<file path="design/flow/design.v">
`timescale 1ns / 1ps
module srl_oneshot(
		input clk250_i,
		input rst_i,
		input trig_i,
		output scal_o
    );
	parameter ONESHOT_LENGTH = 16;
	reg flag;
	reg [15:0] delay_line;
	always @(posedge clk250_i) begin
		if (rst_i) begin
			flag <= 0;
			delay_line <= {16{1'b0}};
		end else begin
			if (trig_i) flag <= 1;
			else if (delay_line[ONESHOT_LENGTH-1]) flag <= 0;
			delay_line <= {delay_line[14:0],trig_i};
		end
	end
	assign scal_o = flag;
endmodule
`timescale 1ns / 1ps
module srl_oneshot_with_ref(
		input clk250_i,
		input rst_i,
		input pulse_i,
		input trig_i,
		output mon_scal_o,
		output scal_o
    );
	parameter ONESHOT_LENGTH = 16;
	reg [1:0] mon_flag_reg;
	reg mon_flag;
	reg flag;
	reg [15:0] delay_line;
	reg [15:0] mon_delay_line;
	always @(posedge clk250_i) begin
		if (rst_i) begin
			mon_flag_reg <= 2'b00;
			mon_flag <= 0;
			mon_delay_line <= {16{1'b0}};
			flag <= 0;
			delay_line <= {16{1'b0}};
		end else begin
			mon_flag_reg <= {mon_flag_reg[0],flag & pulse_i};
			if (mon_flag_reg[0] && !mon_flag_reg[1]) mon_flag <= 1;
			else if (mon_delay_line[ONESHOT_LENGTH-1]) mon_flag <= 0;
			mon_delay_line <= {mon_delay_line[14:0],mon_flag_reg[0] && !mon_flag_reg[1]};
			if (trig_i) flag <= 1;
			else if (delay_line[ONESHOT_LENGTH-1]) flag <= 0;
			delay_line <= {delay_line[14:0],trig_i};
		end
	end
	assign scal_o = flag;
	assign mon_scal_o = mon_flag;
endmodule
`timescale 1ns / 1ps
module ANITA3_trigger_holdoff(
		input clk250_i,
		input rst_i,
		input trig_i,
		output holdoff_o
    );
	reg holdoff_div_2;
	reg [3:0] holdoff_counter;
	wire [4:0] holdoff_counter_plus_one = holdoff_counter + 1;
	reg trigger_holdoff;
	reg clear_holdoff;
	always @(posedge clk250_i) begin
		if (rst_i) begin
			trigger_holdoff <= 0;
			holdoff_div_2 <= 0;
			holdoff_counter <= {4{1'b0}};
			clear_holdoff <= 0;
		end else begin
			if (clear_holdoff) trigger_holdoff <= 0;
			else if (trig_i) trigger_holdoff <= 1;
			if (!trigger_holdoff) holdoff_div_2 <= 0;
			else holdoff_div_2 <= ~holdoff_div_2;
			if (!trigger_holdoff) holdoff_counter <= {4{1'b0}};
			else if (holdoff_div_2) holdoff_counter <= holdoff_counter_plus_one;
			clear_holdoff <= holdoff_counter_plus_one[4];
		end
	end
	assign holdoff_o = trigger_holdoff;
endmodule
`timescale 1ns / 1ps
module ANITA3_simple_trigger_map(
		clk250_i,
		rst_i,
		L1_i,
		mask_i,
		V_pol_phi_o,
		H_pol_phi_o
    );
	parameter NUM_SURFS = 12;
	parameter NUM_TRIG = 4;
	parameter NUM_PHI = 16;
	input clk250_i;
	input rst_i;
	input [NUM_SURFS*NUM_TRIG-1:0] L1_i;
	input [2*NUM_PHI-1:0] mask_i;
	output [NUM_PHI-1:0] V_pol_phi_o;
	output [NUM_PHI-1:0] H_pol_phi_o;
	wire [NUM_PHI-1:0] V_pol_phi_in;
	wire [NUM_PHI-1:0] H_pol_phi_in;
	wire [NUM_TRIG-1:0] SURF_L1[NUM_SURFS-1:0];
	generate
		genvar s;
		for (s=0;s<NUM_SURFS;s=s+1) begin : SL
			assign SURF_L1[s] = L1_i[4*s +: 4];
		end
	endgenerate
	wire [NUM_PHI-1:0] V_pol_mask = mask_i[0 +: NUM_PHI];
	wire [NUM_PHI-1:0] H_pol_mask = mask_i[NUM_PHI +: NUM_PHI];
	reg [NUM_PHI-1:0] V_pol_phi_reg;
	reg [NUM_PHI-1:0] H_pol_phi_reg;
	reg [NUM_PHI-1:0] V_pol_phi_pipe;
	reg [NUM_PHI-1:0] H_pol_phi_pipe;
	assign V_pol_phi_in[0] = SURF_L1[2][0];
	assign V_pol_phi_in[4] = SURF_L1[2][1];
	assign H_pol_phi_in[0] = SURF_L1[2][2];
	assign H_pol_phi_in[4] = SURF_L1[2][3];
	assign V_pol_phi_in[2] = SURF_L1[3][0];
	assign V_pol_phi_in[6] = SURF_L1[3][1];
	assign H_pol_phi_in[2] = SURF_L1[3][2];
	assign H_pol_phi_in[6] = SURF_L1[3][3];
	assign V_pol_phi_in[1] = SURF_L1[4][0];
	assign V_pol_phi_in[5] = SURF_L1[4][1];
	assign H_pol_phi_in[1] = SURF_L1[4][2];
	assign H_pol_phi_in[5] = SURF_L1[4][3];
	assign V_pol_phi_in[3] = SURF_L1[5][0];
	assign V_pol_phi_in[7] = SURF_L1[5][1];
	assign H_pol_phi_in[3] = SURF_L1[5][2];
	assign H_pol_phi_in[7] = SURF_L1[5][3];
	assign V_pol_phi_in[15] = SURF_L1[6][0];
	assign V_pol_phi_in[11] = SURF_L1[6][1];
	assign H_pol_phi_in[15] = SURF_L1[6][2];
	assign H_pol_phi_in[11] = SURF_L1[6][3];
	assign V_pol_phi_in[13] = SURF_L1[7][0];
	assign V_pol_phi_in[9] = SURF_L1[7][1];
	assign H_pol_phi_in[13] = SURF_L1[7][2];
	assign H_pol_phi_in[9] = SURF_L1[7][3];
	assign V_pol_phi_in[14] = SURF_L1[8][0];
	assign V_pol_phi_in[10] = SURF_L1[8][1];
	assign H_pol_phi_in[14] = SURF_L1[8][2];
	assign H_pol_phi_in[10] = SURF_L1[8][3];
	assign V_pol_phi_in[12] = SURF_L1[9][0];
	assign V_pol_phi_in[8] = SURF_L1[9][1];
	assign H_pol_phi_in[12] = SURF_L1[9][2];
	assign H_pol_phi_in[8] = SURF_L1[9][3];
	generate
		genvar j;
		for (j=0;j<NUM_PHI;j=j+1) begin : PHI
			always @(posedge clk250_i) begin : IFF
				if (rst_i) V_pol_phi_reg[j] <= 0;
				else if (V_pol_mask[j]) V_pol_phi_reg[j] <= 0;
				else V_pol_phi_reg[j] <= V_pol_phi_in[j];
				if (rst_i) H_pol_phi_reg[j] <= 0;
				else if (H_pol_mask[j]) H_pol_phi_reg[j] <= 0;
				else H_pol_phi_reg[j] <= H_pol_phi_in[j];
			end
		end
	endgenerate
	always @(posedge clk250_i) begin
		if (rst_i) begin
			V_pol_phi_pipe <= {NUM_PHI{1'b0}};
			H_pol_phi_pipe <= {NUM_PHI{1'b0}};
		end else begin
			V_pol_phi_pipe <= V_pol_phi_reg;
			H_pol_phi_pipe <= H_pol_phi_reg;
		end
	end
	assign V_pol_phi_o = V_pol_phi_pipe;
	assign H_pol_phi_o = H_pol_phi_pipe;
endmodule
`timescale 1ns / 1ps
module ANITA3_simple_trigger( clk250_i,
										rst_i,
										L1_i,
										trig_o,
										scal_o,
										scal_L1_o,
										disable_i,
										refpulse_i,
										mon_scal_o,
										ant_mask_i,
										phi_mask_i,
										phi_o,
										count_o
										);
   parameter NUM_SURFS = 12;
   parameter NUM_TRIG = 4;
   parameter NUM_HOLD = 4;   
	parameter NUM_PHI = 16;
   input clk250_i;
	input rst_i;
   input [NUM_SURFS*NUM_TRIG-1:0] L1_i;
	input [2*NUM_PHI-1:0] ant_mask_i;
	input [2*NUM_PHI-1:0] phi_mask_i;
   output 			  trig_o;
	output [2*NUM_PHI-1:0] phi_o;
	output [2*NUM_PHI-1:0] scal_o;
	output [2*NUM_PHI-1:0] scal_L1_o;
	input refpulse_i;
	output [2*NUM_PHI-1:0] mon_scal_o;
	output [7:0] count_o;
	input disable_i;
	wire [NUM_PHI-1:0] V_pol_phi;
	wire [NUM_PHI-1:0] H_pol_phi;
	ANITA3_simple_trigger_map u_map(.clk250_i(clk250_i),
											  .rst_i(rst_i),
											  .mask_i(ant_mask_i),
											  .L1_i(L1_i),
											  .V_pol_phi_o(V_pol_phi),
											  .H_pol_phi_o(H_pol_phi));
	reg [NUM_PHI-1:0] V_pol_trig;
	reg [NUM_PHI-1:0] H_pol_trig;
	reg [NUM_PHI-1:0] V_pol_phi_del;
	reg [NUM_PHI-1:0] H_pol_phi_del;
	reg [NUM_PHI-1:0] V_pol_hold;
	reg [NUM_PHI-1:0] H_pol_hold;
	reg [NUM_PHI-1:0] V_pol_pat;
	reg [NUM_PHI-1:0] H_pol_pat;	
	reg H_rf_trigger;
	reg V_rf_trigger;
	reg rf_trigger;
	reg [1:0] raw_rf_trigger;
	wire trigger_holdoff;
	reg [7:0] raw_rf_count;
	reg rf_count_flag;
	reg [7:0] rf_count;	
	reg trig_disable;
	generate
		genvar i;
		for (i=0;i<NUM_PHI;i=i+1) begin : RF_TRIG
			srl_oneshot l1v_scaler(.clk250_i(clk250_i),.rst_i(rst_i),.trig_i(V_pol_phi[i]), 
													.scal_o(scal_L1_o[i]));
			srl_oneshot l1h_scaler(.clk250_i(clk250_i),.rst_i(rst_i),.trig_i(H_pol_phi[i]), 
													.scal_o(scal_L1_o[NUM_PHI+i]));
			srl_oneshot_with_ref v_scaler(.clk250_i(clk250_i),.rst_i(rst_i),.trig_i(V_pol_trig[i]),.pulse_i(refpulse_i), 
													.scal_o(scal_o[i]), .mon_scal_o(mon_scal_o[i]));
			srl_oneshot_with_ref h_scaler(.clk250_i(clk250_i),.rst_i(rst_i),.trig_i(H_pol_trig[i]),.pulse_i(refpulse_i), 
													.scal_o(scal_o[NUM_PHI+i]), .mon_scal_o(mon_scal_o[NUM_PHI+i]));
			always @(posedge clk250_i) begin
				if (rst_i) begin
					V_pol_trig[i] <= 1'b0;
					H_pol_trig[i] <= 1'b0;
				end else begin
				V_pol_trig[i] <= ((V_pol_phi[i]) && (V_pol_phi[(i+1)%NUM_PHI])) && !phi_mask_i[i];  
				H_pol_trig[i] <= ((H_pol_phi[i]) && (H_pol_phi[(i+1)%NUM_PHI])) && !phi_mask_i[NUM_PHI+i];	
				end
				end
		end
	endgenerate
	always @(posedge clk250_i) begin
		if (rst_i) begin
			trig_disable <= 0;
			V_pol_phi_del <= {NUM_PHI{1'b0}};
			H_pol_phi_del <= {NUM_PHI{1'b0}};
			H_pol_hold <= {NUM_PHI{1'b0}};
			V_pol_hold <= {NUM_PHI{1'b0}};
			H_pol_pat <= {NUM_PHI{1'b0}};
			V_pol_pat <= {NUM_PHI{1'b0}};
			H_rf_trigger <= 0;
			V_rf_trigger <= 0;
			rf_trigger <= 0;
			raw_rf_trigger <= {2{1'b0}};
			rf_count_flag <= 0;
			raw_rf_count <= {8{1'b0}};
			rf_count <= {8{1'b0}};
		end else begin
		trig_disable <= disable_i;
		V_pol_phi_del <= V_pol_phi;
		H_pol_phi_del <= H_pol_phi;
		H_pol_hold <= H_pol_phi_del;
		V_pol_hold <= V_pol_phi_del;
		if ((H_rf_trigger || V_rf_trigger) && !trigger_holdoff) H_pol_pat <= H_pol_hold;
		if ((H_rf_trigger || V_rf_trigger) && !trigger_holdoff) V_pol_pat <= V_pol_hold;		
		H_rf_trigger <= |H_pol_trig;
		V_rf_trigger <= |V_pol_trig;
		rf_trigger <= (H_rf_trigger | V_rf_trigger) && !trigger_holdoff && !trig_disable;
		raw_rf_trigger <= {raw_rf_trigger[0],(H_rf_trigger | V_rf_trigger)};
		rf_count_flag <= (raw_rf_trigger[0] && !raw_rf_trigger[1]);
		if (rf_count_flag) raw_rf_count <= raw_rf_count + 1;
		if (rf_count_flag && trigger_holdoff) rf_count <= raw_rf_count;
			end
	end
	ANITA3_trigger_holdoff u_rf_holdoff(.clk250_i(clk250_i),
													.rst_i(rst_i),
													.trig_i(V_rf_trigger | H_rf_trigger),
													.holdoff_o(trigger_holdoff));
	assign trig_o = rf_trigger;
	assign phi_o = {H_pol_pat,V_pol_pat};
	assign count_o = rf_count;
endmodule
</file>
<file path="design/flow/run.sh">
#!/bin/bash
# the make line also repeats each setting of config.mk as NAME=value (left out here)
make -C /OpenROAD-flow-scripts/flow DESIGN_CONFIG=/design/flow/config.mk WORK_HOME=/design/flow/orfs CLKGATE_MAP_FILE= finish
</file>
<file path="design/flow/config.mk">
export PLATFORM = sky130hd
export DESIGN_NAME = ANITA3_simple_trigger
export DESIGN_NICKNAME = ANITA3_simple_trigger
export VERILOG_FILES = /design/flow/design.v
export SDC_FILE = /design/flow/constraint.sdc
export NUM_CORES = 4
export LEC_CHECK = 0
export CAP_MARGIN = 40
export CORE_MARGIN = 2
export CORE_UTILIZATION = 67
export CTS_CLUSTER_SIZE = 16
export MAX_ROUTING_LAYER = met5
export PLACE_DENSITY = 0.6
export SLEW_MARGIN = 10
</file>
<file path="design/flow/constraint.sdc">
create_clock -name core_clock -period 3.69 [get_ports {clk250_i}]
set_input_delay 0.7380 -clock core_clock [delete_from_list [all_inputs] [get_ports {clk250_i}]]
set_output_delay 0.7380 -clock core_clock [all_outputs]
set_load 0.01 [all_outputs]
</file>
==> results of run 1 <==
[layer usage]
metal / up-vias / part of all wire
met4: 6 / 0.018
li1: 13400 / -
met2: 419 / 0.44
met1: 11800 / 0.48
met5: - / 0.00037
met3: 120 / 0.066
[stage by stage]
step                      instance area [um2]  utilization
after CTS                               60300        0.778
after floorplan                         52400            -
after global routing                    60300        0.778
after detailed placement                54700        0.707
after global placement                  54700        0.707
final                                   60300        0.778
[final cells by class]
type,count,area share
Inverter,65,0.00405
Tap cell,1040,0.0216
Clock inverter,51,0.00905
Antenna cell,4,0.000166
Timing Repair Buffer,261,0.0446
Multi-Input combinational cell,2102,0.222
Clock buffer,255,0.0828
Sequential cell,1854,0.616
==> metrics.log, run 1 <==
[flow] final metrics
[metrics] Post-synth ARST share: 0
[metrics] count of library flops with an enable pin: 0
[metrics] worst setup path startpoint: RF_TRIG[5].v_scaler.flag$_SDFFE_PP0P_
[metrics] static leakage power: 25.4 nW
[metrics] min Tclk post-route: between 2 and 2.5 ns
[metrics] required time of the worst setup path: about 3.0 ns
[metrics] startpoint type of the worst setup path: flop
[metrics] Placement Rows: 102
[metrics] maximum number of pins on one net before global-route repair: 207
[metrics] iteration-0 DRC count of the detailed router: 1086
[metrics] critical path capture point: scal_o[5]
[metrics] CTS H-tree depth: 4
[metrics] ao+oa area frac: 0.0143
[metrics] via total after detailed routing: between 20000 and 30000
[metrics] cell with the biggest individual delay on the critical path: clkdlybuf4s50_1
[metrics] Synth cell types: 31
[metrics] power in combinational cells: around 0.00056 W
[metrics] worst setup slack after placement: ~1.2 ns
[metrics] sequential fraction of design power: 0.535
[metrics] hold path depth: 1
[metrics] clock network power share: 0.450
[metrics] number of port buffers: ~240
[metrics] Power Clock: about 0.017 W
[metrics] maximum net fanout on the critical path: 3
[metrics] global-route wire length before repair: 128000 um
[metrics] r2r worst-path depth: 4
[metrics] Synth Seq Share: 0.708
[metrics] met1 track demand over resource: 0.278
[metrics] Worst setup EP type: output pin
[metrics] Dominant comb cell: simple AND/OR/NAND/NOR gates
[metrics] basic-gate share of the synthesized area counting and, or, nand and nor cells: 0.239
[metrics] critical path depth in cells: 1
[metrics] IR drop worst, VDD: 0.483 mV
[metrics] final tally of hold violations: 0
[metrics] number of buffers on the longest clock path: 3
[metrics] Synth Flop Type: dfxtp_1
[metrics] Layout fillers: 5044
[metrics] setup skew after layout: approximately 0.023 ns
[metrics] startpoint of the worst register-to-register path: u_rf_holdoff.trigger_holdoff$_SDFFE_PP0P_
[metrics] path type of the worst setup path: flop to output pin
[metrics] largest area contributor in the netlist: dfxtp_1
[metrics] leading power group: sequential cells
[metrics] Fmax achieved: a little over 400 MHz
[metrics] cell family with the largest share of critical-path delay: buffers and inverters
[metrics] clock buffers created by TritonCTS: ~170
[metrics] peak per-stage delay on the critical path: 0.59 ns
[metrics] number of standard cells reported by yosys: 4322
[metrics] total design power: 0.0376 W
[metrics] run status: timing/DRC/antenna clean
[metrics] synth-to-layout area growth: 15.0%
[metrics] cell count after placement: 5322
[metrics] met3 Use GR: 0.0448
[metrics] total of max-cap violations: 0
[metrics] clock root cell: clkbuf_16
[metrics] clock input transition at the sequential cells of the worst setup and hold paths: 0.06 ns
[metrics] gr ovfl total: 0
[metrics] Internal: 0.0301 W
[metrics] synthesis warning total: 5
[metrics] cell area after synthesis: 52400 um2
[metrics] arrival time of data at the critical path endpoint: around 1.7 ns
[metrics] post-synthesis instance total: 4322
[metrics] number of global-route vias before repair: around 25000
[metrics] worst slew slack as a fraction of its limit: 0.455
[metrics] Adder-Cell Fraction of Synth Area: 0.000477
[metrics] hold buffer count at CTS: 0
[metrics] fin cells: 5632
[metrics] setup repair after global routing missed its margin: false
[metrics] Routed wire per std cell: roughly 14 um
[metrics] combinational cell area excluding buffers and inverters: 13400 um2
[metrics] CTS sink cnt: 1854
[metrics] most area-consuming cells after synthesis: dfxtp_1, nor2b_1, and2b_1
[metrics] post-detailed-route via-to-cell ratio: 4.56
[metrics] global-route track usage on met2: 0.300
[metrics] chip height: 284 um
[metrics] measured slew at the worst slew-check pin: 0.818 ns
[metrics] startpoint of the worst hold path: u_rf_holdoff.clear_holdoff$_SDFF_PP0_
[metrics] multiplexer fraction of the synthesized cell area: 0.000382
[metrics] power density normalized to cell area: around 620 nW/um2
[metrics] Total Wirelength: 77600 um
[metrics] min-delay worst type: flop to flop
[metrics] insertion delay to the later sink of the worst-skew pair: 0.73 ns
[metrics] setup total negative slack: 0 ns
[metrics] xor-xnor portion of the synthesized cell area: 0.00117
[metrics] share of the synthesized area in the top cell type: 0.708
[metrics] area of the die: 80500 um2
[metrics] count of final max-slew check failures: 0
[metrics] Setup WS post-layout: approximately 1.2 ns
[metrics] total of flip-flops plus latches after synthesis: 1854
[metrics] detailed-route DRC error count: 0
[metrics] post-route worst hold slack: between 0.3 and 0.4 ns
[metrics] commonest cells in the netlist: dfxtp_1, nor2b_1, and2b_1
[metrics] mean instance size in the synthesized netlist: ~12 um2
[metrics] power attributed to sequential cells: 0.0201 W
[metrics] CTS tree: built
[metrics] routability-driven placement congestion ratio: between 0.7 and 0.8
[metrics] initial antenna violation count: 9
[metrics] top-count cell post-synth: dfxtp_1
[metrics] iteration tally of the first detailed-router pass: 4
[metrics] HPWL reported at the end of detailed placement: 44900 um
[metrics] post-route antenna net violation count: 0
[metrics] Net Sw Frac: 0.199
[metrics] Worst R2R Setup Slack: 1.82 ns
[metrics] chip width: between 200 and 300 um
[metrics] area of the placeable core: roughly 77000 um2
[metrics] Post-CTS Setup Repair Bufs: 0
[metrics] R2R Path End: H_pol_pat[2]$_SDFFE_PP0P_
[metrics] busiest metal layer after global routing: met2
[metrics] Logic pwr share: 0.015
[metrics] Buf+Inv Stages, Crit Path: 1
[metrics] Boundary Pins: roughly 250
[metrics] fin crit share: 0.672
[metrics] sequence of cells on the critical path: clkdlybuf4s50_1
[metrics] number of failing setup endpoints in the final timing report: 0
[metrics] Net Switching: ~0.0075 W
[metrics] global-route usage over all layers: 0.196
[metrics] post-synth net total: 4440
[metrics] endpoint of the worst hold path: u_rf_holdoff.trigger_holdoff$_SDFFE_PP0P_
[metrics] final net count: 4569
[metrics] combined flip-flop and latch cell area: 37100 um2
[metrics] count of tool warnings: 66
[metrics] Starting Density: 0.677
[metrics] chip area line of the yosys report: 52400 um2
[metrics] number of instances resized during post-cts repair: 0
==> inputs of run 2 (changes only) <==
CAP_MARGIN = 5   (was 40)
CELL_PAD_IN_SITES_GLOBAL_PLACEMENT = 3   (was unset)
CORE_UTILIZATION = 59   (was 67)
CTS_CLUSTER_DIAMETER = 121   (was unset)
CTS_CLUSTER_SIZE = 92   (was 16)
MAX_ROUTING_LAYER = met4   (was met5)
PLACE_DENSITY = unset   (was 0.6)
PLACE_DENSITY_LB_ADDON = 0.05   (was unset)
SLEW_MARGIN = 20   (was 10)
clock period = 1.96 ns   (was 3.69 ns; I/O delays follow)
==> run 2 against run 1 <==
Synthesized cell count stayed put; the flow now stops in global placement without I/O; die size is 13% higher; area after synthesis stayed put.
==> metrics.log, run 2 <==
[metrics] run summary
[metrics] Synth cell types: 31 (unchanged)
[metrics] Starting Density: 0.594 (was 0.677)
[metrics] error text reported by the tool: [ERROR FLW-0024] Place density exceeds 1.0 (current PLACE_DENSITY_LB_ADDON =  0.05). Please check if the value of  PLACE_DENSITY_LB_ADDON is between 0 and 0.99.
[metrics] basic-gate share of the synthesized area counting and, or, nand and nor cells: 0.239 (unchanged)
[metrics] cell area after synthesis: 52400 um2 (unchanged)
[metrics] chip width: 302 um (was 284 um)
[metrics] most area-consuming cells after synthesis: dfxtp_1, nor2b_1, and2b_1 (unchanged)
[metrics] Synth Flop Type: dfxtp_1 (unchanged)
[metrics] Dominant comb cell: simple AND/OR/NAND/NOR gates (unchanged)
[metrics] mean instance size in the synthesized netlist: 12.1 um2 (unchanged)
[metrics] count of library flops with an enable pin: 0 (unchanged)
[metrics] Placement Rows: 109 (was 102)
[metrics] area of the die: 91200 um2 (was 80500 um2)
[metrics] Post-synth ARST share: 0 (unchanged)
[metrics] synthesis warning total: 5 (unchanged)
[metrics] number of standard cells reported by yosys: 4322 (unchanged)
[metrics] Synth Seq Share: 0.708 (unchanged)
[metrics] top-count cell post-synth: dfxtp_1 (unchanged)
[metrics] multiplexer fraction of the synthesized cell area: 0.000382 (unchanged)
[metrics] stage where the run ended: global placement without I/O
[metrics] chip height: 302 um (was 284 um)
[metrics] commonest cells in the netlist: dfxtp_1, nor2b_1, and2b_1 (unchanged)
[metrics] area of the placeable core: 88200 um2 (was 77500 um2)
[metrics] largest area contributor in the netlist: dfxtp_1 (unchanged)
[metrics] Adder-Cell Fraction of Synth Area: 0.000477 (unchanged)
[metrics] post-synth net total: 4440 (unchanged)
[metrics] chip area line of the yosys report: 52400 um2 (unchanged)
[metrics] xor-xnor portion of the synthesized cell area: 0.00117 (unchanged)
[metrics] total of flip-flops plus latches after synthesis: 1854 (unchanged)
[metrics] share of the synthesized area in the top cell type: 0.708 (unchanged)
[metrics] post-synthesis instance total: 4322 (unchanged)
[metrics] run status: stopped before the end (was timing/DRC/antenna clean)
[metrics] ao+oa area frac: 0.0143 (unchanged)
==> inputs of run 3 (changes only) <==
CAP_MARGIN = 35   (was 5)
CELL_PAD_IN_SITES_GLOBAL_PLACEMENT = unset   (was 3)
CORE_ASPECT_RATIO = 0.62   (was unset)
CORE_UTILIZATION = 51   (was 59)
CTS_CLUSTER_DIAMETER = unset   (was 121)
CTS_CLUSTER_SIZE = 27   (was 92)
GPL_TIMING_DRIVEN = 1   (was unset)
HOLD_SLACK_MARGIN = 0.25   (was unset)
MAX_ROUTING_LAYER = met5   (was met4)
MIN_ROUTING_LAYER = met1   (was unset)
PLACE_DENSITY_LB_ADDON = unset   (was 0.05)
SETUP_SLACK_MARGIN = 0.67   (was unset)
clock period = 2.52 ns   (was 1.96 ns; I/O delays follow)
==> run 3 against run 2 <==
The run now finishes clean; die size up 16%; synthesized cell count did not move; area after synthesis did not move.
==> metrics.log, run 3 <==
[flow] final metrics
[metrics] chip area line of the yosys report: 52400 um2 (unchanged)
[metrics] R2R Path End: raw_rf_count[7]$_SDFFE_PP0P_
[metrics] r2r worst-path depth: 3
[metrics] top-count cell post-synth: dfxtp_1 (unchanged)
[metrics] Logic pwr share: 0.017
[metrics] setup skew after layout: 0.0183 ns
[metrics] Synth Seq Share: 0.708 (unchanged)
[metrics] number of failing setup endpoints in the final timing report: 0
[metrics] Synth Flop Type: dfxtp_1 (unchanged)
[metrics] share of the synthesized area in the top cell type: 0.708 (unchanged)
[metrics] CTS tree: built
[metrics] ao+oa area frac: 0.0143 (unchanged)
[metrics] maximum net fanout on the critical path: 1
[metrics] number of standard cells reported by yosys: 4322 (unchanged)
[metrics] post-route antenna net violation count: 0
[metrics] endpoint of the worst hold path: u_map.V_pol_phi_reg[15]$_SDFF_PP0_
[metrics] mean instance size in the synthesized netlist: 12.1 um2 (unchanged)
[metrics] number of buffers on the longest clock path: 3
[metrics] Worst R2R Setup Slack: 0.91 ns
[metrics] gr ovfl total: 0
[metrics] peak per-stage delay on the critical path: 0.35 ns
[metrics] cell area after synthesis: 52400 um2 (unchanged)
[metrics] Boundary Pins: 253
[metrics] worst setup path startpoint: rf_trigger$_SDFF_PP0_
[metrics] number of global-route vias before repair: 24300
[metrics] Net Switching: 0.0108 W
[metrics] Internal: 0.0444 W
[metrics] area of the placeable core: 102000 um2 (was 88200 um2)
[metrics] clock network power share: 0.451
[metrics] Buf+Inv Stages, Crit Path: 1
[metrics] total of max-cap violations: 0
[metrics] clock buffers created by TritonCTS: 156
[metrics] iteration-0 DRC count of the detailed router: around 1200
[metrics] min-delay worst type: input port to flop
[metrics] Power Clock: approximately 0.025 W
[metrics] final tally of hold violations: 0
[metrics] commonest cells in the netlist: dfxtp_1, nor2b_1, and2b_1 (unchanged)
[metrics] Placement Rows: 92 (was 109)
[metrics] startpoint of the worst hold path: ant_mask_i[15]
[metrics] setup repair after global routing missed its margin: false
[metrics] clock root cell: clkbuf_16
[metrics] final net count: 4647
[metrics] Dominant comb cell: simple AND/OR/NAND/NOR gates (unchanged)
[metrics] power attributed to sequential cells: about 0.03 W
[metrics] Worst setup EP type: output pin
[metrics] startpoint type of the worst setup path: flop
[metrics] xor-xnor portion of the synthesized cell area: 0.00117 (unchanged)
[metrics] placed cell area: 55400 um2
[metrics] arrival time of data at the critical path endpoint: 1.26 ns
[metrics] critical path capture point: trig_o
[metrics] clock input transition at the sequential cells of the worst setup and hold paths: 0.06 ns
[metrics] number of port buffers: 236
[metrics] IR drop worst, VDD: 0.622 mV
[metrics] chip width: 411 um (was 302 um)
[metrics] count of final max-slew check failures: 0
[metrics] detailed-route DRC error count: 0
[metrics] hold path depth: 2
[metrics] critical path depth in cells: 1
[metrics] Net Sw Frac: 0.196
[metrics] HPWL reported at the end of detailed placement: 45400 um
[metrics] count of library flops with an enable pin: 0 (unchanged)
[metrics] basic-gate share of the synthesized area counting and, or, nand and nor cells: 0.239 (unchanged)
[metrics] fin crit share: 0.702
[metrics] count of tool warnings: 47
[metrics] CTS sink cnt: 1854
[metrics] setup total negative slack: 0 ns
[metrics] most area-consuming cells after synthesis: dfxtp_1, nor2b_1, and2b_1 (unchanged)
[metrics] routability-driven placement congestion ratio: ~0.71
[metrics] synthesis warning total: 5 (unchanged)
[metrics] leading power group: sequential cells
[metrics] global-route wire length before repair: roughly 130000 um
[metrics] power density normalized to cell area: 906 nW/um2
[metrics] chip height: 256 um (was 302 um)
[metrics] Post-synth ARST share: 0 (unchanged)
[metrics] post-detailed-route via-to-cell ratio: between 4 and 5
[metrics] required time of the worst setup path: 2.02 ns
[metrics] worst slew slack as a fraction of its limit: 0.526
[metrics] Starting Density: 0.515 (was 0.594)
[metrics] min Tclk post-route: about 1.8 ns
[metrics] insertion delay to the later sink of the worst-skew pair: about 0.75 ns
[metrics] largest area contributor in the netlist: dfxtp_1 (unchanged)
[metrics] Synth cell types: 31 (unchanged)
[metrics] path type of the worst setup path: flop to output pin
[metrics] iteration tally of the first detailed-router pass: 4
[metrics] global-route usage over all layers: 0.154
[metrics] final non-filler cell area: between 60000 and 70000 um2
[metrics] power in combinational cells: 0.000919 W
[metrics] run status: timing/DRC/antenna clean (was stopped before the end)
[metrics] CTS H-tree depth: 4
[metrics] post-synth net total: 4440 (unchanged)
[metrics] measured slew at the worst slew-check pin: 0.711 ns
[metrics] Total Wirelength: 79600 um
[metrics] sequential fraction of design power: 0.532
[metrics] synth-to-layout area growth: 16.3%
[metrics] sequence of cells on the critical path: buf_4
[metrics] via total after detailed routing: 25700
[metrics] multiplexer fraction of the synthesized cell area: 0.000382 (unchanged)
[metrics] area of the die: 105000 um2 (was 91200 um2)
[metrics] initial antenna violation count: 4
[metrics] startpoint of the worst register-to-register path: rf_count_flag$_SDFF_PP0_
[metrics] maximum number of pins on one net before global-route repair: 111
[metrics] Adder-Cell Fraction of Synth Area: 0.000477 (unchanged)
[metrics] cell with the biggest individual delay on the critical path: dfxtp_1
[metrics] cell family with the largest share of critical-path delay: flip-flops
[metrics] Fmax achieved: ~570 MHz
[metrics] post-synthesis instance total: 4322 (unchanged)
[metrics] total of flip-flops plus latches after synthesis: 1854 (unchanged)
[metrics] Routed wire per std cell: 13.2 um
[metrics] static leakage power: 26.2 nW
==> run 3: area by class of cell <==
type                       instances  area, um2
inverter                          65        244
timing repair buffer             350       2920
multi-input combinational       2102      13400
tap                             1363       1710
fill                            8299      40800
clock buffer                     240       4900
sequential                      1854      37200
antenna                            2       5.00
clock inverter                    46        566
==> run 3: per-stage QoR <==
step / std cells / setup WS, ns / power [W] / hold slack [ns] / utilization
4_1_cts: 6020 / 0.579 / 0.0560 / 0.253 / 0.599
3_3_place_gp: 5671 / 0.524 / 0.0310 / 0.368 / 0.545
3_5_place_dp: 5671 / 0.510 / 0.0310 / 0.371 / 0.545
5_1_grt: 6020 / 0.682 / 0.0573 / 0.284 / 0.599
6_report: 6022 / 0.752 / 0.0552 / 0.322 / 0.599
2_1_floorplan: 4322 / 1.22 / 0.0306 / 0.365 / -
==> run 3: what timing repair did <==
item                                    4_1_cts  5_1_grt
endpoints found under the hold margin        59        0
endpoints found under the setup margin      137       41
hold buffers                                 44        0
gates resized                               638        2
buffers inserted                             19        0
pin swaps                                     0        0
==> run 3: routing by layer <==
layer,track usage,vias up,wire length (um)
li1,-,13500,-
met1,0.222,11800,41200
met4,0.0600,2,1820
met5,0,-,19
met2,0.225,265,33500
met3,0.0328,140,3050
==> inputs of run 4 (changes only) <==
CORE_ASPECT_RATIO = unset   (was 0.62)
CORE_UTILIZATION = 70   (was 51)
CTS_CLUSTER_SIZE = 16   (was 27)
GPL_TIMING_DRIVEN = unset   (was 1)
HOLD_SLACK_MARGIN = unset   (was 0.25)
MIN_ROUTING_LAYER = unset   (was met1)
PLACE_DENSITY = 0.6   (was unset)
SETUP_SLACK_MARGIN = 1.0   (was 0.67)
SLEW_MARGIN = 10   (was 20)
clock period = 3.69 ns   (was 2.52 ns; I/O delays follow)
==> run 4 against run 3 <==
Sequential share of layout area rose by 0.45 points; critical path depth did not move; non-clock buffer count fell by 84; global-route usage rose by 5.3 points; first-iteration DRC count did not move; power fell by 31%; sequential cell count did not move; highest routed layer unchanged; synthesized cell count did not move; via count rose by 0.30%; design area fell by 1.0%; routed wire length fell by 1.7%.
==> metrics.log, run 4 <==
[flow] final metrics
[metrics] CTS sink cnt: 1854 (unchanged)
[metrics] initial antenna violation count: 6 (was 4)
[metrics] fin cells: 5558 (was 6022)
[metrics] cell with the biggest individual delay on the critical path: clkdlybuf4s50_1 (was dfxtp_1)
[metrics] number of instances resized during post-cts repair: 0 (was 638)
[metrics] startpoint of the worst hold path: u_rf_holdoff.clear_holdoff$_SDFF_PP0_ (was ant_mask_i[15])
[metrics] synthesis warning total: 5 (unchanged)
[metrics] clock root cell: clkbuf_16 (unchanged)
[metrics] Net Sw Frac: 0.198 (was 0.196)
[metrics] routability-driven placement congestion ratio: 0.738 (was 0.714)
[metrics] top-count cell post-synth: dfxtp_1 (unchanged)
[metrics] maximum number of pins on one net before global-route repair: 195 (was 111)
[metrics] min-delay worst type: flop to flop (was input port to flop)
[metrics] static leakage power: 25.5 nW (was 26.2 nW)
[metrics] final non-filler cell area: 60300 um2 (was 61000 um2)
[metrics] via total after detailed routing: 25800 (was 25700)
[metrics] hold buffer count at CTS: 0 (was 44)
[metrics] maximum net fanout on the critical path: 2 (was 1)
[metrics] Buf+Inv Stages, Crit Path: 1 (unchanged)
[metrics] Synth Seq Share: 0.708 (unchanged)
[metrics] post-route antenna net violation count: 0 (unchanged)
[metrics] Internal: 0.0304 W (was 0.0444 W)
[metrics] critical path capture point: phi_o[22] (was trig_o)
[metrics] Boundary Pins: 253 (unchanged)
[metrics] Logic pwr share: 0.015 (was 0.017)
[metrics] R2R Path End: V_pol_pat[12]$_SDFFE_PP0P_ (was raw_rf_count[7]$_SDFFE_PP0P_)
[metrics] Adder-Cell Fraction of Synth Area: 0.000477 (unchanged)
[metrics] Total Wirelength: 78200 um (was 79600 um)
[metrics] critical path depth in cells: 1 (unchanged)
[metrics] setup repair after global routing missed its margin: false (unchanged)
[metrics] gr ovfl total: 0 (unchanged)
[metrics] peak per-stage delay on the critical path: 0.71 ns (was 0.35 ns)
[metrics] leading power group: sequential cells (unchanged)
[metrics] post-detailed-route via-to-cell ratio: 4.63 (was 4.26)
[metrics] area of the die: 77100 um2 (was 105000 um2)
[metrics] Synth cell types: 31 (unchanged)
[metrics] endpoint of the worst hold path: u_rf_holdoff.trigger_holdoff$_SDFFE_PP0P_ (was u_map.V_pol_phi_reg[15]$_SDFF_PP0_)
[metrics] fin crit share: 0.682 (was 0.702)
[metrics] Dominant comb cell: simple AND/OR/NAND/NOR gates (unchanged)
[metrics] total of flip-flops plus latches after synthesis: 1854 (unchanged)
[metrics] startpoint type of the worst setup path: flop (unchanged)
[metrics] HPWL reported at the end of detailed placement: 45000 um (was 45400 um)
[metrics] post-synthesis instance total: 4322 (unchanged)
[metrics] chip height: 278 um (was 256 um)
[metrics] iteration-0 DRC count of the detailed router: 1162 (unchanged)
[metrics] CTS H-tree depth: 4 (unchanged)
[metrics] ao+oa area frac: 0.0143 (unchanged)
[metrics] path type of the worst setup path: flop to output pin (unchanged)
[metrics] cell count after placement: 5256 (was 5671)
[metrics] number of failing setup endpoints in the final timing report: 0 (unchanged)
[metrics] global-route usage over all layers: 0.207 (was 0.154)
[metrics] Net Switching: 0.00751 W (was 0.0108 W)
[metrics] CTS tree: built (unchanged)
[metrics] r2r worst-path depth: 4 (was 3)
[metrics] count of library flops with an enable pin: 0 (unchanged)
[metrics] largest area contributor in the netlist: dfxtp_1 (unchanged)
[metrics] clock buffers created by TritonCTS: 166 (was 156)
[metrics] chip area line of the yosys report: 52400 um2 (unchanged)
[metrics] hold path depth: 1 (was 2)
[metrics] most area-consuming cells after synthesis: dfxtp_1, nor2b_1, and2b_1 (unchanged)
[metrics] worst setup path startpoint: H_pol_pat[6]$_SDFFE_PP0P_ (was rf_trigger$_SDFF_PP0_)
[metrics] commonest cells in the netlist: dfxtp_1, nor2b_1, and2b_1 (unchanged)
[metrics] share of the synthesized area in the top cell type: 0.708 (unchanged)
[metrics] measured slew at the worst slew-check pin: 1.02 ns (was 0.711 ns)
[metrics] power in combinational cells: 0.000564 W (was 0.000919 W)
[metrics] number of buffers on the longest clock path: 3 (unchanged)
[metrics] synth-to-layout area growth: 15.1% (was 16.3%)
[metrics] detailed-route DRC error count: 0 (unchanged)
[metrics] arrival time of data at the critical path endpoint: 1.78 ns (was 1.26 ns)
[metrics] chip width: 278 um (was 411 um)
[metrics] final tally of hold violations: 0 (unchanged)
[metrics] number of global-route vias before repair: 25100 (was 24300)
[metrics] final net count: 4573 (was 4647)
[metrics] iteration tally of the first detailed-router pass: 4 (unchanged)
[metrics] Starting Density: 0.705 (was 0.515)
[metrics] area of the placeable core: 74300 um2 (was 102000 um2)
[metrics] Post-synth ARST share: 0 (unchanged)
[metrics] sequence of cells on the critical path: clkdlybuf4s50_1 (was buf_4)
[metrics] mean instance size in the synthesized netlist: 12.1 um2 (unchanged)
[metrics] basic-gate share of the synthesized area counting and, or, nand and nor cells: 0.239 (unchanged)
[metrics] placed cell area: 54700 um2 (was 55400 um2)
[metrics] total design power: 0.0380 W (was 0.0552 W)
[metrics] setup total negative slack: 0 ns (unchanged)
[metrics] startpoint of the worst register-to-register path: u_rf_holdoff.trigger_holdoff$_SDFFE_PP0P_ (was rf_count_flag$_SDFF_PP0_)
[metrics] power attributed to sequential cells: 0.0201 W (was 0.0294 W)
[metrics] number of port buffers: 236 (unchanged)
[metrics] count of tool warnings: 69 (was 47)
[metrics] count of final max-slew check failures: 0 (unchanged)
[metrics] Synth Flop Type: dfxtp_1 (unchanged)
[metrics] setup skew after layout: 0.0159 ns (was 0.0183 ns)
[metrics] cell family with the largest share of critical-path delay: buffers and inverters (was flip-flops)
[metrics] clock input transition at the sequential cells of the worst setup and hold paths: 0.06 ns (about the same)
[metrics] cell area after synthesis: 52400 um2 (unchanged)
[metrics] Worst setup EP type: output pin (unchanged)
[metrics] min Tclk post-route: 2.52 ns
[metrics] global-route wire length before repair: 128000 um (was 130000 um)
[metrics] run status: timing/DRC/antenna clean (unchanged)
[metrics] Fmax achieved: 398 MHz
[metrics] xor-xnor portion of the synthesized cell area: 0.00117 (unchanged)
[metrics] worst slew slack as a fraction of its limit: 0.314 (was 0.526)
[metrics] Post-CTS Setup Repair Bufs: 0 (was 19)
[metrics] multiplexer fraction of the synthesized cell area: 0.000382 (unchanged)
[metrics] Placement Rows: 100 (was 92)
[metrics] sequential fraction of design power: 0.529 (was 0.532)
[metrics] Worst R2R Setup Slack: 1.71 ns (was 0.91 ns)
[metrics] Routed wire per std cell: 14.1 um (was 13.2 um)
[metrics] power density normalized to cell area: 629 nW/um2 (was 906 nW/um2)
[metrics] required time of the worst setup path: 2.95 ns (was 2.02 ns)
[metrics] number of standard cells reported by yosys: 4322 (unchanged)
[metrics] insertion delay to the later sink of the worst-skew pair: 0.73 ns (was 0.75 ns)
[metrics] total of max-cap violations: 0 (unchanged)
[metrics] IR drop worst, VDD: 0.452 mV (was 0.622 mV)
[metrics] clock network power share: 0.456 (was 0.451)
[metrics] Power Clock: 0.0173 W (was 0.0249 W)
[metrics] post-synth net total: 4440 (unchanged)
## run 4: layer usage
layer	vias up	wire, um	track usage
met1	11900	38500	0.289
li1	13400	-	-
met3	116	3840	0.0508
met5	-	13	0
met2	376	34400	0.320
met4	2	1430	0.0661
## run 4: metrics by stage
| stage | util | setup WS [ns] | hold slack, ns |
|---|---|---|---|
| after floorplan | - | 2.16 | 0.365 |
| after global placement | 0.736 | 1.26 | 0.368 |
| after detailed placement | 0.736 | 1.25 | 0.378 |
| after CTS | 0.812 | 1.10 | 0.382 |
| after global routing | 0.812 | 1.13 | 0.410 |
| final | 0.812 | 1.17 | 0.380 |
## run 4: layout make-up
| class | instances | area (um2) |
|---|---|---|
| clock inverters | 63 | 825 |
| multi-input cells | 2102 | 13400 |
| fillers | 4400 | 14000 |
| repair buffers | 266 | 2720 |
| flip-flops and latches | 1854 | 37100 |
| inverters | 65 | 244 |
| well taps | 969 | 1210 |
| diodes | 4 | 10.0 |
| clock buffers | 235 | 4810 |
==> inputs of run 5 (changes only) <==
CAP_MARGIN = 20   (was 35)
CORE_UTILIZATION = 71   (was 70)
CTS_CLUSTER_DIAMETER = 395   (was unset)
CTS_CLUSTER_SIZE = unset   (was 16)
MAX_ROUTING_LAYER = unset   (was met5)
PLACE_DENSITY = unset   (was 0.6)
SETUP_SLACK_MARGIN = unset   (was 1.0)
SLEW_MARGIN = 20   (was 10)
clock period = 2.78 ns   (was 3.69 ns; I/O delays follow)
==> run 5 against run 4 <==
Non-clock buffer count rose by 6; clock-buffer cell count up 9; global-route usage up 0.35 points; combinational power rose by 35%; worst setup slack worse by 0.69 ns.
==> metrics.log, run 5 <==
[flow] final metrics
[metrics] run status: timing/DRC/antenna clean (unchanged)
[metrics] Routed wire per std cell: 14.2 um (was 14.1 um)
[metrics] number of failing setup endpoints in the final timing report: 0 (unchanged)
[metrics] post-synthesis instance total: 4322 (unchanged)
[metrics] number of port buffers: 236 (unchanged)
[metrics] setup repair after global routing missed its margin: false (unchanged)
[metrics] number of global-route vias before repair: 25300 (was 25100)
[metrics] hold buffer count at CTS: 0 (unchanged)
[metrics] Worst R2R Setup Slack: 0.93 ns (was 1.71 ns)
[metrics] final non-filler cell area: 60300 um2 (about the same)
[metrics] clock network power share: 0.452 (was 0.456)
[metrics] power attributed to sequential cells: 0.0267 W (was 0.0201 W)
[metrics] min Tclk post-route: 2.30 ns
[metrics] final tally of hold violations: 0 (unchanged)
[metrics] count of final max-slew check failures: 0 (unchanged)
[metrics] CTS H-tree depth: 4 (unchanged)
[metrics] Synth cell types: 31 (unchanged)
[metrics] global-route wire length before repair: 127000 um (was 128000 um)
[metrics] share of the synthesized area in the top cell type: 0.708 (unchanged)
[metrics] setup skew after layout: 0.0194 ns (was 0.0159 ns)
[metrics] final net count: 4579 (was 4573)
[metrics] power in combinational cells: 0.000760 W (was 0.000564 W)
[metrics] cell family with the largest share of critical-path delay: buffers and inverters (unchanged)
[metrics] number of standard cells reported by yosys: 4322 (unchanged)
[metrics] startpoint of the worst hold path: rst_i (was u_rf_holdoff.clear_holdoff$_SDFF_PP0_)
[metrics] Fmax achieved: 436 MHz
[metrics] Boundary Pins: 253 (unchanged)
[metrics] number of buffers on the longest clock path: 3 (unchanged)
[metrics] IR drop worst, VDD: 0.662 mV (was 0.452 mV)
[metrics] Dominant comb cell: simple AND/OR/NAND/NOR gates (unchanged)
[metrics] area of the placeable core: 73100 um2 (was 74300 um2)
[metrics] insertion delay to the later sink of the worst-skew pair: 0.73 ns (about the same)
[metrics] synth-to-layout area growth: 15.1% (about the same)
[metrics] endpoint of the worst hold path: V_pol_phi_del[3]$_SDFF_PP0_ (was u_rf_holdoff.trigger_holdoff$_SDFFE_PP0P_)
[metrics] area of the die: 76000 um2 (was 77100 um2)
[metrics] Power Clock: 0.0226 W (was 0.0173 W)
[metrics] static leakage power: 25.5 nW (about the same)
[metrics] global-route usage over all layers: 0.211 (was 0.207)
[metrics] critical path capture point: scal_o[22] (was phi_o[22])
[metrics] maximum net fanout on the critical path: 3 (was 2)
[metrics] worst setup path startpoint: RF_TRIG[6].h_scaler.flag$_SDFFE_PP0P_ (was H_pol_pat[6]$_SDFFE_PP0P_)
[metrics] path type of the worst setup path: flop to output pin (unchanged)
[metrics] Buf+Inv Stages, Crit Path: 1 (unchanged)
[metrics] hold path depth: 2 (was 1)
[metrics] Adder-Cell Fraction of Synth Area: 0.000477 (unchanged)
[metrics] CTS tree: built (unchanged)
[metrics] multiplexer fraction of the synthesized cell area: 0.000382 (unchanged)
[metrics] arrival time of data at the critical path endpoint: 1.74 ns (was 1.78 ns)
[metrics] peak per-stage delay on the critical path: 0.66 ns (was 0.71 ns)
[metrics] xor-xnor portion of the synthesized cell area: 0.00117 (unchanged)
[metrics] largest area contributor in the netlist: dfxtp_1 (unchanged)
[metrics] required time of the worst setup path: 2.22 ns (was 2.95 ns)
[metrics] iteration-0 DRC count of the detailed router: 1135 (was 1162)
[metrics] sequence of cells on the critical path: clkdlybuf4s50_1 (unchanged)
[metrics] Post-CTS Setup Repair Bufs: 0 (unchanged)
[metrics] placed cell area: 54800 um2 (was 54700 um2)
[metrics] Net Switching: 0.00972 W (was 0.00751 W)
[metrics] most area-consuming cells after synthesis: dfxtp_1, nor2b_1, and2b_1 (unchanged)
[metrics] CTS sink cnt: 1854 (unchanged)
[metrics] startpoint of the worst register-to-register path: u_rf_holdoff.trigger_holdoff$_SDFFE_PP0P_ (unchanged)
[metrics] initial antenna violation count: 8 (was 6)
[metrics] ao+oa area frac: 0.0143 (unchanged)
[metrics] post-detailed-route via-to-cell ratio: 4.67 (was 4.63)
[metrics] via total after detailed routing: 25900 (was 25800)
[metrics] total of max-cap violations: 0 (unchanged)
[metrics] measured slew at the worst slew-check pin: 1.04 ns (was 1.02 ns)
[metrics] clock input transition at the sequential cells of the worst setup and hold paths: 0.06 ns (about the same)
[metrics] leading power group: sequential cells (unchanged)
[metrics] gr ovfl total: 0 (unchanged)
[metrics] top-count cell post-synth: dfxtp_1 (unchanged)
[metrics] routability-driven placement congestion ratio: 0.747 (was 0.738)
[metrics] startpoint type of the worst setup path: flop (unchanged)
[metrics] Worst setup EP type: output pin (unchanged)
[metrics] Placement Rows: 99 (was 100)
[metrics] chip height: 276 um (was 278 um)
[metrics] synthesis warning total: 5 (unchanged)
[metrics] post-route antenna net violation count: 0 (unchanged)
[metrics] iteration tally of the first detailed-router pass: 25 (was 4)
[metrics] Net Sw Frac: 0.194 (was 0.198)
[metrics] Synth Flop Type: dfxtp_1 (unchanged)
[metrics] R2R Path End: V_pol_pat[10]$_SDFFE_PP0P_ (was V_pol_pat[12]$_SDFFE_PP0P_)
[metrics] clock root cell: clkbuf_16 (unchanged)
[metrics] power density normalized to cell area: 830 nW/um2 (was 629 nW/um2)
[metrics] Starting Density: 0.717 (was 0.705)
[metrics] maximum number of pins on one net before global-route repair: 149 (was 195)
[metrics] mean instance size in the synthesized netlist: 12.1 um2 (unchanged)
[metrics] post-route core utilization: 0.825 (was 0.812)
[metrics] min-delay worst type: input port to flop (was flop to flop)
[metrics] HPWL reported at the end of detailed placement: 45400 um (was 45000 um)
[metrics] critical path depth in cells: 1 (unchanged)
[metrics] Internal: 0.0403 W (was 0.0304 W)
[metrics] Synth Seq Share: 0.708 (unchanged)
[metrics] clock buffers created by TritonCTS: 166 (unchanged)
[metrics] cell area after synthesis: 52400 um2 (unchanged)
[metrics] total of flip-flops plus latches after synthesis: 1854 (unchanged)
[metrics] detailed-route DRC error count: 0 (unchanged)
[metrics] Total Wirelength: 78900 um (was 78200 um)
[metrics] number of instances resized during post-cts repair: 0 (unchanged)
[metrics] chip width: 276 um (was 278 um)
[metrics] worst slew slack as a fraction of its limit: 0.298 (was 0.314)
[metrics] fin crit share: 0.826 (was 0.682)
[metrics] count of library flops with an enable pin: 0 (unchanged)
[metrics] basic-gate share of the synthesized area counting and, or, nand and nor cells: 0.239 (unchanged)
[metrics] post-synth net total: 4440 (unchanged)
[metrics] Post-synth ARST share: 0 (unchanged)
[metrics] count of tool warnings: 60 (was 69)
[metrics] sequential fraction of design power: 0.533 (was 0.529)
[metrics] r2r worst-path depth: 4 (unchanged)
[metrics] commonest cells in the netlist: dfxtp_1, nor2b_1, and2b_1 (unchanged)
[metrics] setup total negative slack: 0 ns (unchanged)
[metrics] cell with the biggest individual delay on the critical path: clkdlybuf4s50_1 (unchanged)
[metrics] Logic pwr share: 0.015 (about the same)
[metrics] chip area line of the yosys report: 52400 um2 (unchanged)
==> run 5: stage by stage <==
stage / worst slack, ns / cells / total power (W) / hold slack, ns
CTS: 0.416 / 5543 / 0.0505 / 0.232
finish: 0.484 / 5550 / 0.0500 / 0.277
global placement: 0.736 / 5252 / 0.0280 / 0.366
floorplan: 1.43 / 4322 / 0.0278 / 0.365
global route: 0.425 / 5543 / 0.0516 / 0.273
detailed placement: 0.701 / 5252 / 0.0280 / 0.376
==> run 5: metal layers <==
layer,vias to the layer above,GRT usage,routed length (um)
met2,373,0.333,35900
met5,-,0,27
met3,118,0.0498,4470
li1,13400,-,-
met4,4,0.0671,1370
met1,12000,0.289,37100
==> run 5: final cells by class <==
| cell class | instances | area [um2] |
|---|---|---|
| antenna | 7 | 17.5 |
| clock buffer | 244 | 4910 |
| clock inverter | 47 | 623 |
| fill | 4189 | 12800 |
| inverter | 65 | 244 |
| multi-input combinational | 2102 | 13400 |
| sequential | 1854 | 37100 |
| tap | 959 | 1200 |
| timing repair buffer | 272 | 2810 |
==> inputs of run 6 (changes only) <==
CORE_UTILIZATION = 70   (was 71)
CTS_CLUSTER_DIAMETER = unset   (was 395)
PLACE_DENSITY_LB_ADDON = 0.05   (was unset)
clock period = 1.84 ns   (was 2.78 ns; I/O delays follow)
==> run 6 against run 5 <==
First-iteration DRC count is 1.4% higher; die size is 1.4% higher; sequential cell count stayed put; routed wire length is 3.7% higher; synthesized cell count stayed put; critical path type unchanged; largest power group unchanged.
==> metrics.log, run 6 <==
[flow] final metrics
[metrics] Dominant comb cell: simple AND/OR/NAND/NOR gates (unchanged)
[metrics] setup total negative slack: 0 ns (unchanged)
[metrics] most area-consuming cells after synthesis: dfxtp_1, nor2b_1, and2b_1 (unchanged)
[metrics] hold path depth: 2 (unchanged)
[metrics] number of failing setup endpoints in the final timing report: 0 (unchanged)
[metrics] final net count: 4630 (was 4579)
[metrics] power attributed to sequential cells: 0.0403 W (was 0.0267 W)
[metrics] iteration tally of the first detailed-router pass: 4 (was 25)
[metrics] Worst setup EP type: output pin (unchanged)
[metrics] Starting Density: 0.705 (was 0.717)
[metrics] R2R Path End: V_rf_trigger$_SDFF_PP0_ (was V_pol_pat[10]$_SDFFE_PP0P_)
[metrics] number of port buffers: 236 (unchanged)
[metrics] global-route track usage on met2: 0.347 (was 0.333)
[metrics] cell with the biggest individual delay on the critical path: dfxtp_1 (was clkdlybuf4s50_1)
[metrics] worst setup path startpoint: V_pol_pat[13]$_SDFFE_PP0P_ (was RF_TRIG[6].h_scaler.flag$_SDFFE_PP0P_)
[metrics] Buf+Inv Stages, Crit Path: 1 (unchanged)
[metrics] startpoint of the worst register-to-register path: V_pol_trig[6]$_SDFF_PP0_ (was u_rf_holdoff.trigger_holdoff$_SDFFE_PP0P_)
[metrics] Synth Flop Type: dfxtp_1 (unchanged)
[metrics] leading power group: sequential cells (unchanged)
[metrics] post-synth net total: 4440 (unchanged)
[metrics] path type of the worst setup path: flop to output pin (unchanged)
[metrics] maximum number of pins on one net before global-route repair: 88 (was 149)
[metrics] busiest metal layer after global routing: met2 (unchanged)
[metrics] Routed wire per std cell: 14.6 um (was 14.2 um)
[metrics] worst setup slack after placement: 0.250 ns (was 0.701 ns)
[metrics] sequential fraction of design power: 0.525 (was 0.533)
[metrics] worst slew slack as a fraction of its limit: 0.498 (was 0.298)
[metrics] via total after detailed routing: 26400 (was 25900)
[metrics] Adder-Cell Fraction of Synth Area: 0.000477 (unchanged)
[metrics] Power Clock: 0.0352 W (was 0.0226 W)
[metrics] top-count cell post-synth: dfxtp_1 (unchanged)
[metrics] iteration-0 DRC count of the detailed router: 1151 (was 1135)
[metrics] power in combinational cells: 0.00128 W (was 0.000760 W)
[metrics] global-route usage over all layers: 0.218 (was 0.211)
[metrics] synth-to-layout area growth: 16.3% (was 15.1%)
[metrics] Post-synth ARST share: 0 (unchanged)
[metrics] mean instance size in the synthesized netlist: 12.1 um2 (unchanged)
[metrics] chip width: 278 um (was 276 um)
[metrics] post-route antenna net violation count: 0 (unchanged)
[metrics] ao+oa area frac: 0.0143 (unchanged)
[metrics] post-detailed-route via-to-cell ratio: 4.69 (was 4.67)
[metrics] cell area after synthesis: 52400 um2 (unchanged)
[metrics] multiplexer fraction of the synthesized cell area: 0.000382 (unchanged)
[metrics] number of global-route vias before repair: 26400 (was 25300)
[metrics] count of library flops with an enable pin: 0 (unchanged)
[metrics] IR drop worst, VDD: 0.802 mV (was 0.662 mV)
[metrics] post-synthesis instance total: 4322 (unchanged)
[metrics] routability-driven placement congestion ratio: 0.746 (was 0.747)
[metrics] required time of the worst setup path: 1.47 ns (was 2.22 ns)
[metrics] r2r worst-path depth: 2 (was 4)
[metrics] Worst R2R Setup Slack: 0.40 ns (was 0.93 ns)
[metrics] peak per-stage delay on the critical path: 0.39 ns (was 0.66 ns)
[metrics] sequence of cells on the critical path: dlygate4sd2_1 (was clkdlybuf4s50_1)
[metrics] chip height: 278 um (was 276 um)
[metrics] Placement Rows: 100 (was 99)
[metrics] number of standard cells reported by yosys: 4322 (unchanged)
[metrics] share of the synthesized area in the top cell type: 0.708 (unchanged)
[metrics] static leakage power: 26.5 nW (was 25.5 nW)
[metrics] run status: timing/DRC/antenna clean (unchanged)
[metrics] Boundary Pins: 253 (unchanged)
[metrics] clock input transition at the sequential cells of the worst setup and hold paths: 0.06 ns (about the same)
[metrics] global-route wire length before repair: 134000 um (was 127000 um)
[metrics] placed cell area: 55400 um2 (was 54800 um2)
[metrics] power density normalized to cell area: 1260 nW/um2 (was 830 nW/um2)
[metrics] total design power: 0.0768 W (was 0.0500 W)
[metrics] Synth cell types: 31 (unchanged)
[metrics] min-delay worst type: input port to flop (unchanged)
[metrics] CTS H-tree depth: 4 (unchanged)
[metrics] detailed-route DRC error count: 0 (unchanged)
[metrics] gr ovfl total: 0 (unchanged)
[metrics] endpoint of the worst hold path: u_map.H_pol_phi_reg[3]$_SDFF_PP0_ (was V_pol_phi_del[3]$_SDFF_PP0_)
[metrics] largest area contributor in the netlist: dfxtp_1 (unchanged)
[metrics] startpoint of the worst hold path: ant_mask_i[19] (was rst_i)
[metrics] count of tool warnings: 43 (was 60)
[metrics] Total Wirelength: 81900 um (was 78900 um)
[metrics] Synth Seq Share: 0.708 (unchanged)
[metrics] Fmax achieved: 561 MHz
[metrics] clock buffers created by TritonCTS: 165 (was 166)
[metrics] commonest cells in the netlist: dfxtp_1, nor2b_1, and2b_1 (unchanged)
[metrics] fin crit share: 0.968 (was 0.826)
[metrics] basic-gate share of the synthesized area counting and, or, nand and nor cells: 0.239 (unchanged)
[metrics] startpoint type of the worst setup path: flop (unchanged)
[metrics] xor-xnor portion of the synthesized cell area: 0.00117 (unchanged)
[metrics] cell family with the largest share of critical-path delay: flip-flops (was buffers and inverters)
[metrics] initial antenna violation count: 8 (unchanged)
[metrics] met3 Use GR: 0.0521 (was 0.0498)
[metrics] critical path depth in cells: 1 (unchanged)
[metrics] maximum net fanout on the critical path: 2 (was 3)
[metrics] Net Switching: 0.0149 W (was 0.00972 W)
[metrics] Setup WS post-layout: 0.0583 ns (was 0.484 ns)
[metrics] measured slew at the worst slew-check pin: 0.746 ns (was 1.04 ns)
[metrics] Layout fillers: 4260 (was 4189)
[metrics] met1 track demand over resource: 0.292 (was 0.289)
[metrics] Logic pwr share: 0.017 (was 0.015)
[metrics] insertion delay to the later sink of the worst-skew pair: 0.72 ns (was 0.73 ns)
[metrics] HPWL reported at the end of detailed placement: 49100 um (was 45400 um)
[metrics] total of flip-flops plus latches after synthesis: 1854 (unchanged)
[metrics] combinational cell area excluding buffers and inverters: 13400 um2 (unchanged)
[metrics] count of final max-slew check failures: 0 (unchanged)
[metrics] area of the die: 77100 um2 (was 76000 um2)
[metrics] clock root cell: clkbuf_16 (unchanged)
[metrics] arrival time of data at the critical path endpoint: 1.41 ns (was 1.74 ns)
[metrics] critical path capture point: phi_o[13] (was scal_o[22])
[metrics] total of max-cap violations: 0 (unchanged)
[metrics] combined flip-flop and latch cell area: 37100 um2 (about the same)
[metrics] setup skew after layout: 0.0248 ns (was 0.0194 ns)
[metrics] synthesis warning total: 5 (unchanged)
[metrics] Internal: 0.0619 W (was 0.0403 W)
[metrics] Net Sw Frac: 0.194 (about the same)
[metrics] setup repair after global routing missed its margin: false (unchanged)
[metrics] CTS tree: built (unchanged)
[metrics] clock network power share: 0.459 (was 0.452)
[metrics] CTS sink cnt: 1854 (unchanged)
[metrics] final tally of hold violations: 0 (unchanged)
[metrics] number of buffers on the longest clock path: 3 (unchanged)
[metrics] final non-filler cell area: 61000 um2 (was 60300 um2)
[metrics] area of the placeable core: 74300 um2 (was 73100 um2)
[metrics] chip area line of the yosys report: 52400 um2 (unchanged)
[metrics] min Tclk post-route: 1.78 ns
-- run 6: cell type report --
| class | instances | area share |
|---|---|---|
| flip-flops and latches | 1854 | 0.609 |
| multi-input cells | 2102 | 0.220 |
| clock buffers | 240 | 0.0792 |
| repair buffers | 324 | 0.0536 |
| well taps | 969 | 0.0199 |
| clock inverters | 62 | 0.0146 |
| inverters | 65 | 0.00400 |
| diodes | 3 | 0.000123 |
-- run 6: per-layer routing --
layer | share of wire | up-vias
li1 | - | 13500
met1 | 0.48 | 12300
met2 | 0.45 | 379
met3 | 0.047 | 146
met4 | 0.023 | 10
met5 | 0.00081 | -
-- run 6: repair_timing --
item,4_1_cts,5_1_grt
resized,159,8
cloned,0,0
hold buffers,1,0
setup endpoints to repair,137,8
setup buffers,0,0
hold endpoints to repair,1,0
-- run 6: stage by stage --
step / util / hold WS (ns) / cells
global route: 0.820 / 0.161 / 5616
finish: 0.820 / 0.183 / 5619
CTS: 0.820 / 0.134 / 5616
global placement: 0.745 / 0.367 / 5313
floorplan: - / 0.365 / 4322
detailed placement: 0.745 / 0.374 / 5313
==> inputs of run 7 (changes only) <==
CAP_MARGIN = 35   (was 20)
CTS_CLUSTER_SIZE = 16   (was unset)
MAX_ROUTING_LAYER = met5   (was unset)
SETUP_SLACK_MARGIN = 0.52   (was unset)
SLEW_MARGIN = 10   (was 20)
clock period = 1.81 ns   (was 1.84 ns; I/O delays follow)
==> run 7 against run 6 <==
Via count grew 1.3%; cell count grew 1.0%; power grew 0.41%; sequential share of layout area shrank 0.49 points; design area grew 1.3%; hold slack lost 0.070 ns; synthesized cell count is the same; worst setup slack gained 0.16 ns; critical endpoint is now mon_scal_o[1]; highest routed layer unchanged.
==> metrics.log, run 7 <==
[flow] final metrics
[metrics] share of the synthesized area in the top cell type: 0.708 (unchanged)
[metrics] Worst setup EP type: output pin (unchanged)
[metrics] Power Clock: 0.0348 W (was 0.0352 W)
[metrics] insertion delay to the later sink of the worst-skew pair: 0.75 ns (was 0.72 ns)
[metrics] HPWL reported at the end of detailed placement: 49100 um (about the same)
[metrics] ao+oa area frac: 0.0143 (unchanged)
[metrics] leading power group: sequential cells (unchanged)
[metrics] clock network power share: 0.451 (was 0.459)
[metrics] path type of the worst setup path: flop to output pin (unchanged)
[metrics] count of final max-slew check failures: 0 (unchanged)
[metrics] setup repair after global routing missed its margin: true (was false)
[metrics] startpoint of the worst register-to-register path: V_pol_trig[6]$_SDFF_PP0_ (unchanged)
[metrics] cell area after synthesis: 52400 um2 (unchanged)
[metrics] number of port buffers: 236 (unchanged)
[metrics] gr ovfl total: 0 (unchanged)
[metrics] worst setup path startpoint: RF_TRIG[1].v_scaler.mon_flag$_SDFFE_PP0P_ (was V_pol_pat[13]$_SDFFE_PP0P_)
[metrics] cell with the biggest individual delay on the critical path: dfxtp_4 (was dfxtp_1)
[metrics] power in combinational cells: 0.00134 W (was 0.00128 W)
[metrics] xor-xnor portion of the synthesized cell area: 0.00117 (unchanged)
[metrics] clock root cell: clkbuf_16 (unchanged)
[metrics] setup total negative slack: 0 ns (unchanged)
[metrics] mean instance size in the synthesized netlist: 12.1 um2 (unchanged)
[metrics] CTS H-tree depth: 4 (unchanged)
[metrics] chip area line of the yosys report: 52400 um2 (unchanged)
[metrics] arrival time of data at the critical path endpoint: 1.23 ns (was 1.41 ns)
[metrics] iteration tally of the first detailed-router pass: 5 (was 4)
[metrics] final net count: 4688 (was 4630)
[metrics] Logic pwr share: 0.017 (about the same)
[metrics] combinational cell area excluding buffers and inverters: 13400 um2 (about the same)
[metrics] chip height: 278 um (unchanged)
[metrics] post-synth net total: 4440 (unchanged)
[metrics] power attributed to sequential cells: 0.0410 W (was 0.0403 W)
[metrics] number of standard cells reported by yosys: 4322 (unchanged)
[metrics] number of global-route vias before repair: 26800 (was 26400)
[metrics] hold path depth: 2 (unchanged)
[metrics] min Tclk post-route: roughly 1.6 ns
[metrics] cell count after placement: 5318 (was 5313)
[metrics] placed cell area: 55400 um2 (unchanged)
[metrics] startpoint type of the worst setup path: flop (unchanged)
[metrics] global-route wire length before repair: 136000 um (was 134000 um)
[metrics] number of failing setup endpoints in the final timing report: 0 (unchanged)
[metrics] CTS sink cnt: 1854 (unchanged)
[metrics] setup skew after layout: 0.0345 ns (was 0.0248 ns)
[metrics] synth-to-layout area growth: 17.9% (was 16.3%)
[metrics] total design power: 0.0771 W (was 0.0768 W)
[metrics] CTS tree: built (unchanged)
[metrics] Synth Flop Type: dfxtp_1 (unchanged)
[metrics] Net Switching: 0.0156 W (was 0.0149 W)
[metrics] Buf+Inv Stages, Crit Path: 1 (unchanged)
[metrics] most area-consuming cells after synthesis: dfxtp_1, nor2b_1, and2b_1 (unchanged)
[metrics] Worst R2R Setup Slack: 0.58 ns (was 0.40 ns)
[metrics] Starting Density: 0.705 (unchanged)
[metrics] r2r worst-path depth: 3 (was 2)
[metrics] Placement Rows: 100 (unchanged)
[metrics] multiplexer fraction of the synthesized cell area: 0.000382 (unchanged)
[metrics] min-delay worst type: input port to flop (unchanged)
[metrics] Synth Seq Share: 0.708 (unchanged)
[metrics] post-detailed-route via-to-cell ratio: 4.71 (was 4.69)
[metrics] Adder-Cell Fraction of Synth Area: 0.000477 (unchanged)
[metrics] R2R Path End: V_rf_trigger$_SDFF_PP0_ (unchanged)
[metrics] detailed-route DRC error count: 0 (unchanged)
[metrics] worst slew slack as a fraction of its limit: 0.592 (was 0.498)
[metrics] power density normalized to cell area: 1250 nW/um2 (was 1260 nW/um2)
[metrics] post-route antenna net violation count: 0 (unchanged)
[metrics] critical path depth in cells: 1 (unchanged)
[metrics] Layout fillers: 4090 (was 4260)
[metrics] endpoint of the worst hold path: RF_TRIG[7].l1v_scaler.delay_line[4]$_SDFF_PP0_ (was u_map.H_pol_phi_reg[3]$_SDFF_PP0_)
[metrics] top-count cell post-synth: dfxtp_1 (unchanged)
[metrics] fin crit share: 0.879 (was 0.968)
[metrics] startpoint of the worst hold path: rst_i (was ant_mask_i[19])
[metrics] required time of the worst setup path: 1.45 ns (was 1.47 ns)
[metrics] basic-gate share of the synthesized area counting and, or, nand and nor cells: 0.239 (unchanged)
[metrics] area of the die: 77100 um2 (unchanged)
[metrics] area of the placeable core: 74300 um2 (unchanged)
[metrics] post-route worst hold slack: 0.113 ns (was 0.183 ns)
[metrics] Routed wire per std cell: 14.7 um (was 14.6 um)
[metrics] commonest cells in the netlist: dfxtp_1, nor2b_1, and2b_1 (unchanged)
[metrics] Internal: 0.0615 W (was 0.0619 W)
[metrics] peak per-stage delay on the critical path: 0.36 ns (was 0.39 ns)
[metrics] via total after detailed routing: 26700 (was 26400)
[metrics] final tally of hold violations: 0 (unchanged)
[metrics] chip width: 278 um (unchanged)
[metrics] measured slew at the worst slew-check pin: 0.610 ns (was 0.746 ns)
[metrics] maximum number of pins on one net before global-route repair: 83 (was 88)
[metrics] run status: timing/DRC/antenna clean (unchanged)
[metrics] Synth cell types: 31 (unchanged)
[metrics] Boundary Pins: 253 (unchanged)
[metrics] fin cells: 5676 (was 5619)
[metrics] count of tool warnings: 45 (was 43)
[metrics] Net Sw Frac: 0.203 (was 0.194)
[metrics] IR drop worst, VDD: 0.973 mV (was 0.802 mV)
[metrics] iteration-0 DRC count of the detailed router: 978 (was 1151)
[metrics] cell family with the largest share of critical-path delay: flip-flops (unchanged)
[metrics] global-route usage over all layers: 0.221 (was 0.218)
[metrics] final non-filler cell area: 61800 um2 (was 61000 um2)
[metrics] critical path capture point: mon_scal_o[1] (was phi_o[13])
[metrics] Fmax achieved: between 600 and 700 MHz
[metrics] maximum net fanout on the critical path: 2 (unchanged)
[metrics] total of max-cap violations: 0 (unchanged)
[metrics] total of flip-flops plus latches after synthesis: 1854 (unchanged)
[metrics] sequential fraction of design power: 0.531 (was 0.525)
[metrics] static leakage power: 26.5 nW (about the same)
==> run 7: through the flow <==
stage           util  worst slack (ns)
2_1_floorplan      -             0.651
3_3_place_gp   0.745             0.145
3_5_place_dp   0.745             0.147
4_1_cts        0.830             0.171
5_1_grt        0.831             0.173
6_report       0.831             0.220
==> run 7: area by class of cell <==
type	instances	area share
sequential	1854	0.604
multi-input combinational	2102	0.217
clock buffer	240	0.0771
timing repair buffer	381	0.0647
tap	969	0.0196
clock inverter	63	0.0136
inverter	65	0.00395
antenna	2	0.0000810
==> run 7: timing repair <==
item / CTS / global route
resized: 870 / 7
hold buffers: 1 / 0
pin swaps: 1 / 1
endpoints found under the setup margin: 143 / 141
buffers inserted: 37 / 15
hold endpoints to repair: 2 / 0
==> run 7: metal layers <==
metal / GRT usage / up-vias / part of all wire
met4: 0.0750 / 8 / 0.023
met5: 0 / - / 0.00055
li1: - / 13600 / -
met2: 0.356 / 420 / 0.46
met3: 0.0550 / 133 / 0.050
met1: 0.293 / 12600 / 0.46
Power is estimated from default activity; no workload was simulated.
